Setup of north:
// wallace_mul
module wallace_mul(input [15:0] a, input [15:0] b, output [32:0] out, input clk);
Size: roughly 1,700 cells after synthesis, roughly 720 flip-flops, roughly 66 I/O pins, roughly 24,000 sq um of cells after synthesis.
export LEC_CHECK = 0
export CAP_MARGIN = 20
export CORE_MARGIN = 2
export CORE_UTILIZATION = 58
export SETUP_SLACK_MARGIN = 0.49
export SLEW_MARGIN = 20
create_clock -name core_clock -period 2.44 [get_ports {clk}]
run.sh (not shown) runs the stock make flow with config.mk's settings and CLKGATE_MAP_FILE=.
Finished, but not clean: north, with setup timing.
diff inputs: north => south
# north
export LEC_CHECK = 0
export CAP_MARGIN = 20
export CORE_MARGIN = 2
export CORE_UTILIZATION = 58
export SETUP_SLACK_MARGIN = 0.49
export SLEW_MARGIN = 20
create_clock -name core_clock -period 2.44 [get_ports {clk}]
# south
export LEC_CHECK = 0
export CAP_MARGIN = 20
export CORE_MARGIN = 2
export CORE_UTILIZATION = 33
export PLACE_DENSITY = 0.6
export SLEW_MARGIN = 20
create_clock -name core_clock -period 4.25 [get_ports {clk}]
==> comparison <==
south: no failed stages, no open violations at the end
Diff north -> south: final core area utilization saw a decrease; worst ir drop on vdd shrank by 41%; global-route track usage on met1 lower; total vias in the final route -1,180.
The final reports for south and north show power lower in the former.
Looking at critical path startpoint, the temp[23] result is from south; the temp[11] one comes from north.
Inputs modified between south and east:
# south
export LEC_CHECK = 0
export CAP_MARGIN = 20
export CORE_MARGIN = 2
export CORE_UTILIZATION = 33
export PLACE_DENSITY = 0.6
export SLEW_MARGIN = 20
create_clock -name core_clock -period 4.25 [get_ports {clk}]
# east
export LEC_CHECK = 0
export ABC_AREA = 0
export CAP_MARGIN = 35
export CORE_MARGIN = 2
export CORE_UTILIZATION = 17
export PLACE_DENSITY = 0.47
export SLEW_MARGIN = 20
create_clock -name core_clock -period 4.4 [get_ports {clk}]
- When the final numbers for south and east were put side by side, the arrival time of the worst setup path turned out to be smaller in south.
- Diff south -> east | power per standard cell area | decrease of 5.3%
- Cmp east vs south: share of the cycle needed by the critical path after routing lower in east
- Of south and east, the higher total chip power belongs to south.
- Diff south -> east | tally of clock buffers in the finished layout | increase of 11%
- Diff east..south | critical path depth | unchanged
- Per the comparison of east with south, area overhead of the layout relative to synthesis grew by 5.5 points, average detailed-routed wire length per instance down 14%, total global routing track utilization -4.4 points.
- Placed instance area in east is 4.9% higher than in south
The following lists how west was set up differently from east:
# east
export LEC_CHECK = 0
export ABC_AREA = 0
export CAP_MARGIN = 35
export CORE_MARGIN = 2
export CORE_UTILIZATION = 17
export PLACE_DENSITY = 0.47
export SLEW_MARGIN = 20
create_clock -name core_clock -period 4.4 [get_ports {clk}]
# west
export LEC_CHECK = 0
export ABC_AREA = 1
export CAP_MARGIN = 20
export CORE_MARGIN = 2
export CORE_UTILIZATION = 72
export CTS_CLUSTER_DIAMETER = 396
export CTS_CLUSTER_SIZE = 15
export SETUP_SLACK_MARGIN = -0.14
export SLEW_MARGIN = 20
create_clock -name core_clock -period 2.36 [get_ports {clk}]
==> comparison <==
- Although it ran to completion, west produced a layout that fails the final checks because of setup timing.
- Compared with east, in west fraction of area in multi-input gates moved up, global-route usage went up by 27 points, met1 usage saw an increase.
- Going from east to west, cell count shrank by more than 10%.
- dfxtp_2 as the library cell contributing the largest single delay on the critical path was reported by west, and clkdlybuf4s50_1 by east.
For middle, these inputs were changed with respect to west:
# west
export LEC_CHECK = 0
export ABC_AREA = 1
export CAP_MARGIN = 20
export CORE_MARGIN = 2
export CORE_UTILIZATION = 72
export CTS_CLUSTER_DIAMETER = 396
export CTS_CLUSTER_SIZE = 15
export SETUP_SLACK_MARGIN = -0.14
export SLEW_MARGIN = 20
create_clock -name core_clock -period 2.36 [get_ports {clk}]
# middle
export LEC_CHECK = 0
export ABC_AREA = 1
export CAP_MARGIN = 20
export CORE_MARGIN = 2
export CORE_UTILIZATION = 72
export CTS_CLUSTER_DIAMETER = 362
export CTS_CLUSTER_SIZE = 15
export HOLD_SLACK_MARGIN = -0.1
export PLACE_DENSITY_LB_ADDON = 0.03
export SETUP_SLACK_MARGIN = -0.17
export SLEW_MARGIN = 20
create_clock -name core_clock -period 2.36 [get_ports {clk}]
### Flow results
[middle] flow finished | final checks: failed | reasons: setup timing. Sort middle and west by sequential share of layout area, descending, and middle comes first. middle — met2 track demand over resource in global routing 0.82 points higher, west as reference. Core util | middle vs west | middle lower. Between middle and west, number of setup violations in the final report is lower for west, middle comes in above that. middle has non-clock buffer count below what west had. Delta (middle minus west): initial antenna violation count now sits lower, via count moved down.


try-raven:
Starting RTL as in the previous note.
clock: 3.11 ns
lec_check: 0
abc_area: 1
cap_margin: 20
core_margin: 2
core_utilization: 70
cts_cluster_diameter: 54
gpl_timing_driven: 1
max_routing_layer: met5
place_density_lb_addon: 0.02
setup_slack_margin: 0.56
slew_margin: 20
Layout checks on try-raven: not met. Flow itself completed; violations: negative setup slack.
Inputs modified between try-raven and try-ember:
- removing PLACE_DENSITY_LB_ADDON (formerly 0.02)
- removing GPL_TIMING_DRIVEN (formerly 1)
- changing CORE_UTILIZATION from 70 to 72
- removing SETUP_SLACK_MARGIN (formerly 0.56)
- changing CTS_CLUSTER_DIAMETER from 54 to 397
- removing MAX_ROUTING_LAYER (formerly met5)
- setting PLACE_DENSITY to 0.6 for the first time
- removing ABC_AREA (formerly 1)
- changing the clock period (ns, I/O delays scaled along) from 3.11 to 3.95
try-ember finished every stage; the final checks, however, were not passed, the failures being negative setup slack. Against try-raven, try-ember comes in 2.2 points lower on switching share of total power. Re number of buffers created by CTS: try-ember and try-raven aren't equal, and the lower value belongs to try-ember. Clock transition time at the flip-flop clock pins of the worst setup and hold paths delta (try-raven -> try-ember): insignificant. Side by side, synthesized area turned out lower in try-ember than in try-raven. Looking at via count across both flows, try-ember is the stronger of the two, with try-raven trailing. In try-ember, the floorplan core area came out about 6% below the value in try-raven. Final worst hold slack: try-raven vs try-ember, no meaningful difference. Share of the clock period used by the worst path is lower on try-ember. Going from try-raven to try-ember, the sequential share of layout area was found to have gone up by 4.0 points. Changes observed in try-ember relative to try-raven: power attributed to combinational cells moved down; buffer count excluding the clock tree in the final layout moved down.
Relative to try-ember, the following input files were edited for try-pepper:
- changing CORE_UTILIZATION from 72 to 57
- removing CTS_CLUSTER_DIAMETER (formerly 397)
- setting PLACE_DENSITY_LB_ADDON to 0.11 for the first time
- removing PLACE_DENSITY (formerly 0.6)
- setting SETUP_SLACK_MARGIN to 0.49 for the first time
- setting ABC_AREA to 1 for the first time
- changing the clock period (ns, I/O delays scaled along) from 3.95 to 2.44
Results
try-pepper finished every stage; the final checks, however, were not passed, the failures being negative setup slack. [compare] base=try-ember new=try-pepper: final worst-path cycle share has increased, power has increased, required time of the critical path has decreased, die area has increased. Delta (try-pepper minus try-ember): met1 wire length fell by 4.7%; cell depth of the worst setup path rose by 5; mean instance size in the synthesized netlist fell by 2.8 um^2; sequential share of layout area fell by 5.3 points. The final routed wirelength across all metal layers of try-pepper falls short of that of try-ember by about 15%. Higher net count entering floorplan goes to try-pepper over try-ember.
The inputs of try-tundra differ from those of try-pepper as listed below.
- clearing ABC_AREA, which used to be 1
- swapping 57 for 40 in CORE_UTILIZATION
- putting PLACE_DENSITY at 0.6 where nothing was set
- clearing SETUP_SLACK_MARGIN, which used to be 0.49
- clearing PLACE_DENSITY_LB_ADDON, which used to be 0.11
- swapping 2.44 for 4.25 in the clock period (ns, I/O delays scaled along)
Findings:
try-tundra: full flow OK, the timing, design-rule and antenna checks passed
Relative to try-pepper, wire length on met2 decreased by 2.0 mm in try-tundra.
[compare] base=try-pepper new=try-tundra: area taken by multi-input logic gates -about 7%, synthesized cell count -about 23%, multi-input gate share of total cell area +0.57 points, number of detailed-routing iterations run before antenna repair +1.
try-tundra against try-pepper: number of multi-input combinational cells fell by about 14%; height of the die rose by 17%; worst relative slew slack fell by 20 points.
Compared with try-pepper, in try-tundra row count went up; die area saw an increase; worst slack after detailed placement went up.


Setup of job 101:
Starting RTL as in the previous note.
==> flow/design.v (excerpt) <==
module wallace_mul(input [15:0] a, input [15:0] b, output [32:0] out, input clk);
wire [30:0] m[0:15];
reg [30:0] m15_1,m15_2,m15_3;
reg [30:0] u[14:0];
reg [31:0] v[14:0];
reg [31:0] v10_1,v12_2,v12_1;
reg [31:0] temp;
reg [31:0] temp_v;
genvar q,k,i,j;
assign m[0] = b[0] == 0 ? 31'b0 : {15'b0,a};
assign m[1] = b[1] == 0 ? 31'b0 : {14'b0,a,1'b0};
assign m[2] = b[2] == 0 ? 31'b0 : {13'b0,a,2'b0};
assign m[3] = b[3] == 0 ? 31'b0 : {12'b0,a,3'b0};
assign m[4] = b[4] == 0 ? 31'b0 : {11'b0,a,4'b0};
assign m[5] = b[5] == 0 ? 31'b0 : {10'b0,a,5'b0};
assign m[6] = b[6] == 0 ? 31'b0 : {9'b0,a,6'b0};
assign m[7] = b[7] == 0 ? 31'b0 : {8'b0,a,7'b0};
assign m[8] = b[8] == 0 ? 31'b0 : {7'b0,a,8'b0};
assign m[9] = b[9] == 0 ? 31'b0 : {6'b0,a,9'b0};
assign m[10] = b[10] == 0 ? 31'b0 : {5'b0,a,10'b0};
assign m[11] = b[11] == 0 ? 31'b0 : {4'b0,a,11'b0};
assign m[12] = b[12] == 0 ? 31'b0 : {3'b0,a,12'b0};
assign m[13] = b[13] == 0 ? 31'b0 : {2'b0,a,13'b0};
assign m[14] = b[14] == 0 ? 31'b0 : {1'b0,a,14'b0};
assign m[15] = b[15] == 0 ? 31'b0 : {a,15'b0};
generate    for(q=0; q<=14; q=q+1) begin
                  always @ ( posedge clk )
  ...
make LEC_CHECK=0 ABC_AREA=1 CAP_MARGIN=20 CORE_MARGIN=2 CORE_UTILIZATION=72 CTS_CLUSTER_DIAMETER=272 CTS_CLUSTER_SIZE=15 HOLD_SLACK_MARGIN=-0.1 PLACE_DENSITY=0.72 SETUP_SLACK_MARGIN=-0.17 SLEW_MARGIN=20 finish   # period 2.46 ns
Job 101: flow complete, layout not clean; failing: negative setup slack
Setup changes, job 101 to job 102
Settings: SETUP_SLACK_MARGIN changed from -0.17 to 0.49; CTS_CLUSTER_DIAMETER removed (was 272); CORE_UTILIZATION changed from 72 to 66; ABC_AREA removed (was 1); PLACE_DENSITY removed (was 0.72); CTS_CLUSTER_SIZE removed (was 15); HOLD_SLACK_MARGIN removed (was -0.1); MAX_ROUTING_LAYER newly set to met4; the clock period (ns, I/O delays scaled along) changed from 2.46 to 4.13.
### Flow results
- Job 102 finished end to end and its layout was clean on timing, DRC and antenna.
- Sort job 101 and job 102 by clock-pin slew of the registers on the worst-case setup and hold paths asc -> top: job 102
- Cell area after layout (job 102 vs. job 101) decreases by a few percent
- Between job 101 and job 102, critical path depth decreased.
- Number of buffers added to fix hold violations after cts came out exactly the same in job 101 and job 102.
- [job 102] clock power fell 22% relative to job 101
Modified inputs, job 103 compared to job 102
Settings: SLEW_MARGIN changed from 20 to 40; GPL_ROUTABILITY_DRIVEN newly set to 0; CORE_UTILIZATION changed from 66 to 17; SETUP_SLACK_MARGIN removed (was 0.49); PLACE_DENSITY newly set to 0.47; CAP_MARGIN changed from 20 to 35; ABC_AREA newly set to 0; the clock period (ns, I/O delays scaled along) changed from 4.13 to 4.4.
## What came out
- Job 103 against job 102: cell area now sits higher; placed instance area up 0.0018 mm²; average cell area after synthesis closely matched the old numbers.
--- input diff job 103..job 104 ---
Settings: GPL_ROUTABILITY_DRIVEN removed (was 0); CORE_UTILIZATION changed from 17 to 40; ABC_AREA removed (was 0); CAP_MARGIN changed from 35 to 20; SLEW_MARGIN changed from 40 to 20; MAX_ROUTING_LAYER removed (was met4); PLACE_DENSITY changed from 0.47 to 0.6; the clock period (ns, I/O delays scaled along) changed from 4.4 to 4.22.
==> comparison <==
Overall via count from detail_route across job 103 and job 104: no real change.
Diff job 103 -> job 104: number of buffers created by CTS rose about 3%, static power due to leakage lower, power went up by 2.6%.
> inputs changed (job 104 -> job 105)
Settings: an added MAX_ROUTING_LAYER of met4; an added CTS_CLUSTER_DIAMETER of 136; a change of CAP_MARGIN from 20 to 0; an added PLACE_DENSITY_LB_ADDON of 0.19; an added CELL_PAD_IN_SITES_GLOBAL_PLACEMENT of 3; an added TNS_END_PERCENT of 65; a deleted PLACE_DENSITY that had been 0.6; a change of the clock period (ns, I/O delays scaled along) from 4.22 to 3.71.
### Flow results
- Delta (job 105 minus job 104): non-filler instance count after layout rose 1.5%; sequential power saw an increase; total via count after detailed routing increased 195; sequential share of layout area -1.2 points.
- Compared with job 104, in job 105 sum of routed wire segments on met1 went up 4.3%; total routing resource utilization after global routing higher.
- Diff job 104 -> job 105: utilization after layout went up 1.2 points; met2 wirelength from detailed routing went up; share of the clock period used by the worst path after layout saw an increase.
- Taking job 105 as 1.0, job 104 lands at 0.838 on internal power consumption.


wallace_mul again, from the RTL that the note above started with.
clock: 5.41 ns
lec_check: 0
cap_margin: 35
cell_pad_in_sites_global_placement: 1
core_aspect_ratio: 0.52
core_margin: 10
core_utilization: 33
cts_cluster_diameter: 54
gpl_routability_driven: 0
gpl_timing_driven: 0
hold_slack_margin: 0.29
max_routing_layer: met5
place_density_lb_addon: 0.04
slew_margin: 0
tns_end_percent: 90
Rerun with:
CAP_MARGIN = 20   (was 35)
CELL_PAD_IN_SITES_GLOBAL_PLACEMENT = unset   (was 1)
CORE_ASPECT_RATIO = unset   (was 0.52)
CORE_MARGIN = 2   (was 10)
CORE_UTILIZATION = 40   (was 33)
CTS_CLUSTER_DIAMETER = unset   (was 54)
GPL_ROUTABILITY_DRIVEN = unset   (was 0)
GPL_TIMING_DRIVEN = unset   (was 0)
HOLD_SLACK_MARGIN = unset   (was 0.29)
MAX_ROUTING_LAYER = unset   (was met5)
PLACE_DENSITY = 0.6   (was unset)
PLACE_DENSITY_LB_ADDON = unset   (was 0.04)
SLEW_MARGIN = 20   (was 0)
TNS_END_PERCENT = unset   (was 90)
clock period = 4.4 ns   (was 5.41 ns; I/O delays follow)
- The changed run completed with no timing, DRC or antenna violations
- area after synthesis stays the same
- cell count fell by about 10%
- die area came out lower by about 27%
Rerun with:
ABC_AREA = 1   (was unset)
CORE_UTILIZATION = 70   (was 40)
CTS_CLUSTER_DIAMETER = 272   (was unset)
clock period = 2.46 ns   (was 4.4 ns; I/O delays follow)
With this change the flow finished but fails on negative setup slack.
Final area increases by 10%.
Global-route usage came out higher by 20 points.
Via count grows by 34%.


The RTL this note starts from:
==> flow/design.v <==
module cla32(input [31:0]a, input [31:0]b,output [32:0]out);
wire [1:0]w[0:32], L1[0:31], L2[0:31], L3[0:31], L4[0:31],L5[0:31];
wire L6[31:0];
genvar q;
generate    for(q=0; q<=31; q=q+1) begin
                  current_status s(.a(a[q]),.b(b[q]),.t(w[q+1]));
            end
endgenerate
assign w[0] = 0;
generate    for(q=0;q<=30;q=q+1) begin
                  look_ahead l(.s(w[31-q]),.f(w[30-q]),.o(L1[q]));
            end
endgenerate
assign L1[31] = w[0];
generate    for(q=0;q<=29;q=q+1) begin
                  look_ahead l(.s(L1[q]),.f(L1[q+2]),.o(L2[q]));
            end
endgenerate
assign L2[30] = L1[30];
assign L2[31] = L1[31];
generate    for(q=0;q<=27;q=q+1) begin
                  look_ahead l(.s(L2[q]),.f(L2[q+4]),.o(L3[q]));
            end
endgenerate
assign {L3[28], L3[29], L3[30], L3[31]} = {L2[28], L2[29], L2[30], L2[31]};
generate    for(q=0;q<=23;q=q+1) begin
                  look_ahead l(.s(L3[q]),.f(L3[q+8]),.o(L4[q]));
            end
endgenerate
generate    for(q=24;q<=31;q=q+1) begin
                  assign L4[q] = L3[q];
            end
endgenerate
generate    for(q=0;q<=15;q=q+1) begin
                  look_ahead l(.s(L4[q]),.f(L4[q+16]),.o(L5[q]));
            end
endgenerate
generate    for(q=16;q<=31;q=q+1) begin
                  assign L5[q] = L4[q];
            end
endgenerate
generate    for(q=0;q<=31;q=q+1) begin
                  assign L6[q] = a[q] ^ b[q] ^ L5[31-q][0];
            end
endgenerate
generate    for(q=0;q<=31;q=q+1) begin
                  assign out[q] = L6[q];
            end
            assign out[32] = w[0];
endgenerate
endmodule
module current_status(input a,input b,output [1:0]t);
      assign {t[0],t[1]} = {a || b , a && b};
endmodule
module look_ahead(input [1:0]s, input [1:0]f,output [1:0]o);
      assign o[1] = (s[1] & s[0] & !f[1]) | (s[0] & f[1] & f[0]);
      assign o[0] = (s[1] & s[0] & !f[1] & !f[0]) | (f[0] & s[0]);
endmodule
module wallace_mul(input [15:0] a, input [15:0] b, output [32:0] out, input clk);
wire [30:0] m[0:15];
reg [30:0] m15_1,m15_2,m15_3;
reg [30:0] u[14:0];
reg [31:0] v[14:0];
reg [31:0] v10_1,v12_2,v12_1;
reg [31:0] temp;
reg [31:0] temp_v;
genvar q,k,i,j;
assign m[0] = b[0] == 0 ? 31'b0 : {15'b0,a};
assign m[1] = b[1] == 0 ? 31'b0 : {14'b0,a,1'b0};
assign m[2] = b[2] == 0 ? 31'b0 : {13'b0,a,2'b0};
assign m[3] = b[3] == 0 ? 31'b0 : {12'b0,a,3'b0};
assign m[4] = b[4] == 0 ? 31'b0 : {11'b0,a,4'b0};
assign m[5] = b[5] == 0 ? 31'b0 : {10'b0,a,5'b0};
assign m[6] = b[6] == 0 ? 31'b0 : {9'b0,a,6'b0};
assign m[7] = b[7] == 0 ? 31'b0 : {8'b0,a,7'b0};
assign m[8] = b[8] == 0 ? 31'b0 : {7'b0,a,8'b0};
assign m[9] = b[9] == 0 ? 31'b0 : {6'b0,a,9'b0};
assign m[10] = b[10] == 0 ? 31'b0 : {5'b0,a,10'b0};
assign m[11] = b[11] == 0 ? 31'b0 : {4'b0,a,11'b0};
assign m[12] = b[12] == 0 ? 31'b0 : {3'b0,a,12'b0};
assign m[13] = b[13] == 0 ? 31'b0 : {2'b0,a,13'b0};
assign m[14] = b[14] == 0 ? 31'b0 : {1'b0,a,14'b0};
assign m[15] = b[15] == 0 ? 31'b0 : {a,15'b0};
generate    for(q=0; q<=14; q=q+1) begin
                  always @ ( posedge clk )
                        v[q][0] <= 0;
            end
endgenerate
generate    for(k=0; k<=12; k=k+3) begin
                  for(q=0; q<=30; q=q+1) begin
                  always @ ( posedge clk ) begin
                        u[k][q] <= m[k][q] ^ m[k+1][q] ^ m[k+2][q];
                        v[k][q+1] <= m[k][q] && m[k+1][q] || m[k+2][q] && ( m[k][q] || m[k+1][q] );
                  end
                  end
            end
            always @ ( posedge clk )
                  m15_1 <= m[15];
            for(q=0; q<=30; q=q+1) begin
            always @ ( posedge clk ) begin
                        u[1][q] <= u[0][q] ^ v[0][q] ^ u[3][q];
                        v[1][q+1] <= u[0][q] && v[0][q] || u[3][q] && ( u[0][q] || v[0][q] );
            end
            end
            for(q=0; q<=30; q=q+1) begin
            always @ ( posedge clk ) begin
                        u[2][q] <= u[6][q] ^ v[6][q] ^ v[3][q];
                        v[2][q+1] <= u[6][q] && v[6][q] || v[3][q] && ( u[6][q] || v[6][q] );
            end
            end
            for(q=0; q<=30; q=q+1) begin
            always @ ( posedge clk ) begin
                  u[4][q] <= u[9][q] ^ v[9][q] ^ u[12][q];
                  v[4][q+1] <= u[9][q] && v[9][q] || u[12][q] && ( u[9][q] || v[9][q] );
            end
            end
            always @ ( posedge clk ) begin
                  m15_2 <= m15_1;
                  v12_1 <= v[12];
            end
            for(q=0; q<=30; q=q+1) begin
            always @ ( posedge clk ) begin
                  u[5][q] <= u[1][q] ^ v[1][q] ^ u[2][q];
                  v[5][q+1] <= u[1][q] && v[1][q] || u[2][q] && ( u[1][q] || v[1][q] );
            end
            end
            for(q=0; q<=30; q=q+1) begin
            always @ ( posedge clk ) begin
                  u[7][q] <= u[4][q] ^ v[4][q] ^ v[2][q];
                  v[7][q+1] <= u[4][q] && v[4][q] || v[2][q] && ( u[4][q] || v[4][q] );
            end
            end
            always @ ( posedge clk ) begin
                  m15_3 <= m15_2;
                  v12_2 <= v12_1;
            end
            for(q=0; q<=30; q=q+1) begin
            always @ ( posedge clk ) begin
                  u[8][q] <= u[5][q] ^ v[5][q] ^ u[7][q];
                  v[8][q+1] <= u[5][q] && v[5][q] || u[7][q] && ( u[5][q] || v[5][q] );
            end
            end
            for(q=0; q<=30; q=q+1) begin
            always @ ( posedge clk ) begin
                  u[10][q] <= m15_3[q] ^ v12_2[q] ^ v[7][q];
                  v[10][q+1] <= m15_3[q] && v12_2[q] || v[7][q] && ( m15_3[q] || v12_2[q] );
            end
            end
            for(q=0; q<=30; q=q+1) begin
            always @ ( posedge clk ) begin
                  u[11][q] <= u[8][q] ^ v[8][q] ^ u[10][q];
                  v[11][q+1] <= u[8][q] && v[8][q] || u[10][q] && ( u[8][q] || v[8][q] );
            end
            end
            always @ ( posedge clk )
                  v10_1 <= v[10];
            for(q=0; q<=30; q=q+1) begin
            always @ ( posedge clk ) begin
                  u[13][q] <= u[11][q] ^ v[11][q] ^ v10_1[q];
                  v[13][q+1] <= u[11][q] && v[11][q] || v10_1[q] && ( u[11][q] || v[11][q] );
            end
            end
endgenerate
always @ ( posedge clk ) begin
      temp <= {1'b0,u[13]};
      temp_v <= v[13];
end
cla32 object(.a(temp),.b(temp_v),.out(out));
endmodule
clock: 2.51 ns
lec_check: 0
abc_area: 1
cap_margin: 40
core_margin: 2
core_utilization: 72
cts_cluster_diameter: 54
cts_cluster_size: 15
gpl_timing_driven: 1
max_routing_layer: met5
place_density_lb_addon: 0.02
setup_slack_margin: -0.25
slew_margin: 20
The starting point reached the layout checks and failed them: setup timing.
Change:
Settings changed: CAP_MARGIN 40 to 20, CTS_CLUSTER_DIAMETER 54 to 396, GPL_TIMING_DRIVEN 1 to not set, HOLD_SLACK_MARGIN set to 0.3, MAX_ROUTING_LAYER met5 to not set, PLACE_DENSITY_LB_ADDON 0.02 to 0.04, SETUP_SLACK_MARGIN -0.25 to 0.17.
Clock period 2.51 ns to 2.36 ns, I/O delays scaled along.
The changed run finished with setup timing left.
Routed wire length rose by 3.9%.
Clock power goes up by 3.9%.
Power is higher by 8.2%.
Final cell count stays flat.
Worst setup slack loses 170 ps.
Sequential share of layout area went down by 0.55 points.
Power and IR drop assume default switching activity.
